## run A
==> flow/design.v (excerpt) <==
module fixed_point_alu (
    input clk,
    input rst,
    input [1:0] op,           
    input signed [15:0] a,    
    input signed [15:0] b,    
    output reg signed [23:0] out,   
    output reg overflow       
);
export LEC_CHECK = 0
export ABC_AREA = 1
export CAP_MARGIN = 20
export CORE_ASPECT_RATIO = 0.93
export CORE_MARGIN = 2
export CORE_UTILIZATION = 72
export CTS_CLUSTER_DIAMETER = 139
export CTS_CLUSTER_SIZE = 95
export SLEW_MARGIN = 20
create_clock -name core_clock -period 63.1 [get_ports {clk}]
run.sh (not shown) runs the stock make flow with config.mk's settings and CLKGATE_MAP_FILE=.
Although run A finished all stages, its layout failed final checks on setup timing.
--- input diff run A..run B ---
- CORE_UTILIZATION changed from 72 to 40
- ABC_AREA removed (was 1)
- CTS_CLUSTER_DIAMETER removed (was 139)
- CTS_CLUSTER_SIZE removed (was 95)
- CORE_ASPECT_RATIO removed (was 0.93)
- the clock period (ns, I/O delays scaled along) changed from 63.1 to 60.0
[summary]
In summary, run B completed successfully, with a layout that passed the timing, DRC and antenna checks. Post-synthesis xor/xnor area fraction ends up lower on run A. The final reports for run B and run A show chip area estimate from yosys synthesis higher in the former. Compare run B and run A | post-CTS resize count lower: run A.
Input-level comparison between run C and run B:
- a change of CORE_UTILIZATION from 40 to 30
- a change of the clock period (ns, I/O delays scaled along) from 60.0 to 63.1
## What came out
- Compare run C and run B | global-route usage lower: run C
- Delta (run C minus run B): count of placed standard cells in the final layout, fillers left out higher, share of final layout cell area taken by non-clock buffers lost 1.1 points, wire length up about 1.4%.
- Run C against run B: via count about even, minimum setup slack in the final design rose 620 ps, cell count along the critical path rose 1.4%, number of placed instances, taps included rose about 6%, initial antenna violation count rose 8.
- Side by side, routed length on met3 turned out higher in run C than in run B.


The RTL this note starts from:
==> flow/design.v <==
module fixed_point_alu (
    input clk,
    input rst,
    input [1:0] op,           
    input signed [15:0] a,    
    input signed [15:0] b,    
    output reg signed [23:0] out,   
    output reg overflow       
);
    localparam Q8_MAX_POS = 16'sh7FFF;    
    localparam Q8_MAX_NEG = 16'sh8000;    
    localparam Q16_MAX_POS = 24'sh7FFFFF;  
    localparam Q16_MAX_NEG = 24'sh800000;  
    reg signed [31:0] mul_result;   
    reg signed [23:0] add_sub_result;
    always @(posedge clk or posedge rst) begin
        if (rst) begin
            out <= 0;
            overflow <= 0;
        end else begin
            case (op)
                2'b00: begin
                    add_sub_result = a + b;
                    if ((a > 0 && b > 0 && add_sub_result < 0) || 
                        (a < 0 && b < 0 && add_sub_result > 0)) begin
                        overflow <= 1;
                        out <= (a[15] == 1) ? Q16_MAX_NEG : Q16_MAX_POS;
                    end else begin
                        overflow <= 0;
                        out <= { {8{add_sub_result[15]}}, add_sub_result };  
                    end
                end
                2'b01: begin
                    add_sub_result = a - b;
                    if ((a > 0 && b < 0 && add_sub_result < 0) || 
                        (a < 0 && b > 0 && add_sub_result > 0)) begin
                        overflow <= 1;
                        out <= (a[15] == 1) ? Q16_MAX_NEG : Q16_MAX_POS;
                    end else begin
                        overflow <= 0;
                        out <= { {8{add_sub_result[15]}}, add_sub_result };  
                    end
                end
               2'b10: begin
    mul_result = a * b;   
    if ($signed(mul_result[31:8]) > $signed(Q16_MAX_POS)) begin
        overflow <= 1;
        out <= Q16_MAX_POS;
    end else if ($signed(mul_result[31:8]) < $signed(Q16_MAX_NEG)) begin
        overflow <= 1;
        out <= Q16_MAX_NEG;
    end else begin
        overflow <= 0;
        out <= mul_result[31:8];   
    end
end
                2'b11: begin
                    if (b == 0) begin   
                        overflow <= 1;
                        out <= (a[15] == 1) ? Q16_MAX_NEG : Q16_MAX_POS;
                    end else begin
                        out <= (a << 8) / b;
                        overflow <= 0;
                    end
                end
                default: begin
                    out <= 0;
                    overflow <= 0;
                end
            endcase
        end
    end
endmodule
Settings: LEC_CHECK=0, CAP_MARGIN=5, CORE_MARGIN=2, CORE_UTILIZATION=68, CTS_CLUSTER_DIAMETER=336, CTS_CLUSTER_SIZE=33, SLEW_MARGIN=20, TNS_END_PERCENT=5; clock period 56.0 ns.
The first run died in global routing on GRT-0232.
==> next run, changes <==
ABC_AREA = 1   (was not set)
CAP_MARGIN = 20   (was 5)
TNS_END_PERCENT = not set   (was 5)
clock period = 53.2 ns   (was 56.0 ns; I/O delays follow)
What happened: The new run died in global routing. Synthesized area falls by 2.6%. Die size falls by 2.6%. Synthesized cell count rises by 9.3%.
==> next run, changes <==
CTS_CLUSTER_DIAMETER = 381   (was 336)
CTS_CLUSTER_SIZE = 98   (was 33)
TNS_END_PERCENT = 15   (was not set)
clock period = 70.3 ns   (was 53.2 ns; I/O delays follow)
Result: The new run completed with no timing, DRC or antenna violations. Synthesized area is unchanged. Synthesized cell count stays the same. Die area stays the same.
==> next run, changes <==
CORE_UTILIZATION = 62   (was 68)
CTS_CLUSTER_DIAMETER = not set   (was 381)
CTS_CLUSTER_SIZE = 96   (was 98)
TNS_END_PERCENT = not set   (was 15)
clock period = 34.2 ns   (was 70.3 ns; I/O delays follow)
Effect: The new run died in global routing; area after synthesis does not change; synthesized cell count stays the same; die area rose by 9.5%.
==> next run, changes <==
CORE_UTILIZATION = 71   (was 62)
CTS_CLUSTER_SIZE = 100   (was 96)
PLACE_DENSITY = 0.37   (was not set)
TNS_END_PERCENT = 5   (was not set)
clock period = 34.6 ns   (was 34.2 ns; I/O delays follow)
With this change the flow failed in clock tree synthesis, error DPL-0033.
Synthesized cell count stays the same.
Area after synthesis does not change.
Die size decreases by 12%.
==> next run, changes <==
ABC_AREA = not set   (was 1)
CORE_UTILIZATION = 40   (was 71)
CTS_CLUSTER_SIZE = not set   (was 100)
PLACE_DENSITY = not set   (was 0.37)
TNS_END_PERCENT = not set   (was 5)
clock period = 59.0 ns   (was 34.6 ns; I/O delays follow)
After rerunning:
- Now the flow finished with timing, DRC and antenna clean
- area after synthesis grows by 2.7%
- die size is higher by 80%
- synthesized cell count went down by 8.5%


Setup of red:
RTL: the design.v shown in full above, as it stands there.
Settings: LEC_CHECK=0, CAP_MARGIN=25, CORE_MARGIN=2, CORE_UTILIZATION=40, HOLD_SLACK_MARGIN=0.05, MAX_ROUTING_LAYER=met4, SLEW_MARGIN=20; clock period 60.0 ns.
red ended with every stage complete and zero timing, DRC or antenna violations.
### red -> blue
- putting CTS_CLUSTER_DIAMETER at 336 where nothing was set
- clearing MAX_ROUTING_LAYER, which used to be met4
- putting CTS_CLUSTER_SIZE at 33 where nothing was set
- clearing HOLD_SLACK_MARGIN, which used to be 0.05
- swapping 40 for 66 in CORE_UTILIZATION
- swapping 25 for 20 in CAP_MARGIN
- swapping 60.0 for 56.0 in the clock period (ns, I/O delays scaled along)
### Flow results
red vs blue, top routing layer in use: met4 vs met5. Changes observed in blue relative to red: global-route wire length before repair went up by 1.4%; starting utilization of the core area now sits higher. red went all the way through synthesis, placement and routing and the layout is clean on timing, DRC and antenna. The flow for blue finished, though final verification flagged setup timing. End point of the critical path = out[3]: red; end point of the critical path = out[5]: blue. blue vs. red: placeable core region down 0.029 mm^2, multi-input gate count flat. Floorplan check, blue vs red: die outline smaller in blue.
The inputs of green differ from those of blue as listed below.
- clearing CTS_CLUSTER_SIZE, which used to be 33
- swapping 66 for 19 in CORE_UTILIZATION
- clearing CTS_CLUSTER_DIAMETER, which used to be 336
- swapping 56.0 for 59.0 in the clock period (ns, I/O delays scaled along)
Results
green: PASS, flow complete, no timing, DRC or antenna violations
Placeable core region (higher): green
On post-route clock period utilization: between blue and green, it ends up higher for blue.
green against blue: routed wire length fell 7.2%; global routing usage summed across all routing layers lost 35 points.
Of blue and green, the higher post-layout utilization of the core belongs to blue.
Area enclosed by the die boundary: green worse than blue
For the pre-placement core utilization, green came in 48 points lower than blue did.
The following lists how orange was set up differently from green:
- an added TNS_END_PERCENT of 5
- an added CTS_CLUSTER_SIZE of 98
- a change of CORE_UTILIZATION from 19 to 40
- an added CTS_CLUSTER_DIAMETER of 386
- a change of the clock period (ns, I/O delays scaled along) from 59.0 to 60.0
==> results <==
orange: PASS, flow complete, no timing, DRC or antenna violations
On orange: fraction of area in non-clock buffers is 1.5 points lower than what green gave.
From orange to green, chip area estimate from yosys synthesis did not move at all.
Sort orange and green by critical path data arrival time, descending, and orange comes first.
When the final numbers for orange and green were put side by side, the post-CTS setup repair buffer count turned out to be greater in green.
Summary of orange over green: fraction of standard cell area that is sequential shows no meaningful change; fraction of standard cell area in multi-input logic shows an increase of 4.4 points; worst endpoint required time shows an increase of 1.07 ns.
The final hold slack reported for orange is greater than that of green by 0.14 ns.
## Diff of input files: purple against orange
- CTS_CLUSTER_DIAMETER no longer set, was 386
- CORE_UTILIZATION now 66, was 40
- MAX_ROUTING_LAYER now met4, previously not set
- SETUP_SLACK_MARGIN now 2.15, previously not set
- CTS_CLUSTER_SIZE no longer set, was 98
- the clock period (ns, I/O delays scaled along) now 56.0, was 60.0
Results
purple completed end to end; final checks failed (setup timing). Summary of purple over orange: sequential share of layout area level; total instance count after detailed placement moved down; routed length on met2 moved down. The worst setup path startpoint comes out a[10] in one run and b[0] in the other, namely in orange and purple respectively.


RTL: the design.v shown in full above, as it stands there.
Settings: LEC_CHECK=0, ABC_AREA=0, CAP_MARGIN=20, CORE_MARGIN=2, CORE_UTILIZATION=70, CTS_CLUSTER_DIAMETER=190, CTS_CLUSTER_SIZE=24, HOLD_SLACK_MARGIN=0.29, SETUP_SLACK_MARGIN=1.62, SLEW_MARGIN=20; clock period 13.1 ns.
The starting point never finished: it broke off in clock tree synthesis.
==> next run, changes <==
==> flow/config.mk (replaced) <==
export PLATFORM = sky130hd
export DESIGN_NAME = fixed_point_alu
export DESIGN_NICKNAME = fixed_point_alu
export VERILOG_FILES = /design/flow/design.v
export SDC_FILE = /design/flow/constraint.sdc
export NUM_CORES = 4
export LEC_CHECK = 0
export ABC_AREA = 1
export CAP_MARGIN = 20
export CORE_MARGIN = 2
export CORE_UTILIZATION = 68
export CTS_CLUSTER_SIZE = 98
export SLEW_MARGIN = 20
==> flow/constraint.sdc (replaced) <==
create_clock -name core_clock -period 78.6 [get_ports {clk}]
set_input_delay 15.7200 -clock core_clock [delete_from_list [all_inputs] [get_ports {clk}]]
set_output_delay 15.7200 -clock core_clock [all_outputs]
set_load 0.01 [all_outputs]
Result: The changed run passed the timing, DRC and antenna checks. Synthesized area drops by a few percent. Die size stays flat. Synthesized cell count went up by roughly a tenth.
==> next run, changes <==
--- a/flow/config.mk
+++ b/flow/config.mk
@@ -9,5 +9,6 @@
 export CAP_MARGIN = 20
 export CORE_MARGIN = 2
-export CORE_UTILIZATION = 68
-export CTS_CLUSTER_SIZE = 98
+export CORE_UTILIZATION = 71
+export CTS_CLUSTER_SIZE = 100
+export PLACE_DENSITY = 0.37
 export SLEW_MARGIN = 20
==> flow/constraint.sdc (replaced) <==
create_clock -name core_clock -period 41.7 [get_ports {clk}]
set_input_delay 8.3400 -clock core_clock [delete_from_list [all_inputs] [get_ports {clk}]]
set_output_delay 8.3400 -clock core_clock [all_outputs]
set_load 0.01 [all_outputs]
The new run failed in clock tree synthesis, error DPL-0038. Synthesized cell count stays the same. Die size shrinks by a few percent. Synthesized area stays the same.
==> next run, changes <==
--- a/flow/config.mk
+++ b/flow/config.mk
@@ -10,5 +10,7 @@
 export CORE_MARGIN = 2
 export CORE_UTILIZATION = 71
-export CTS_CLUSTER_SIZE = 100
-export PLACE_DENSITY = 0.37
+export MAX_ROUTING_LAYER = met4
+export PLACE_DENSITY_LB_ADDON = 0.2
+export SETUP_SLACK_MARGIN = 2.15
 export SLEW_MARGIN = 20
+export TNS_END_PERCENT = 5
==> flow/constraint.sdc (replaced) <==
create_clock -name core_clock -period 56.0 [get_ports {clk}]
set_input_delay 11.2000 -clock core_clock [delete_from_list [all_inputs] [get_ports {clk}]]
set_output_delay 11.2000 -clock core_clock [all_outputs]
set_load 0.01 [all_outputs]
Outcome: The new run died in clock tree synthesis on DPL-0038; synthesized cell count does not change; synthesized area does not change; die size stays the same.
==> next run, changes <==
--- a/flow/config.mk
+++ b/flow/config.mk
@@ -6,10 +6,10 @@
 export NUM_CORES = 4
 export LEC_CHECK = 0
-export ABC_AREA = 1
 export CAP_MARGIN = 20
 export CORE_MARGIN = 2
-export CORE_UTILIZATION = 71
+export CORE_UTILIZATION = 70
+export CTS_CLUSTER_DIAMETER = 343
+export CTS_CLUSTER_SIZE = 33
 export MAX_ROUTING_LAYER = met4
-export PLACE_DENSITY_LB_ADDON = 0.2
 export SETUP_SLACK_MARGIN = 2.15
 export SLEW_MARGIN = 20
Result: The new run never finished: it broke off in global routing (GRT-0232); synthesized area climbs by 2.7%; die size climbs by 4.1%; synthesized cell count drops by 8.5%.
==> next run, changes <==
==> flow/config.mk (replaced) <==
export PLATFORM = sky130hd
export DESIGN_NAME = fixed_point_alu
export DESIGN_NICKNAME = fixed_point_alu
export VERILOG_FILES = /design/flow/design.v
export SDC_FILE = /design/flow/constraint.sdc
export NUM_CORES = 4
export LEC_CHECK = 0
export ABC_AREA = 1
export CAP_MARGIN = 20
export CORE_MARGIN = 2
export CORE_UTILIZATION = 68
export CTS_CLUSTER_DIAMETER = 336
export CTS_CLUSTER_SIZE = 33
export HOLD_SLACK_MARGIN = 0.3
export SLEW_MARGIN = 20
The new run never finished: it broke off in clock tree synthesis (DPL-0033). Synthesized area falls by 2.6%. Die area stays flat. Synthesized cell count rises by 9.3%.
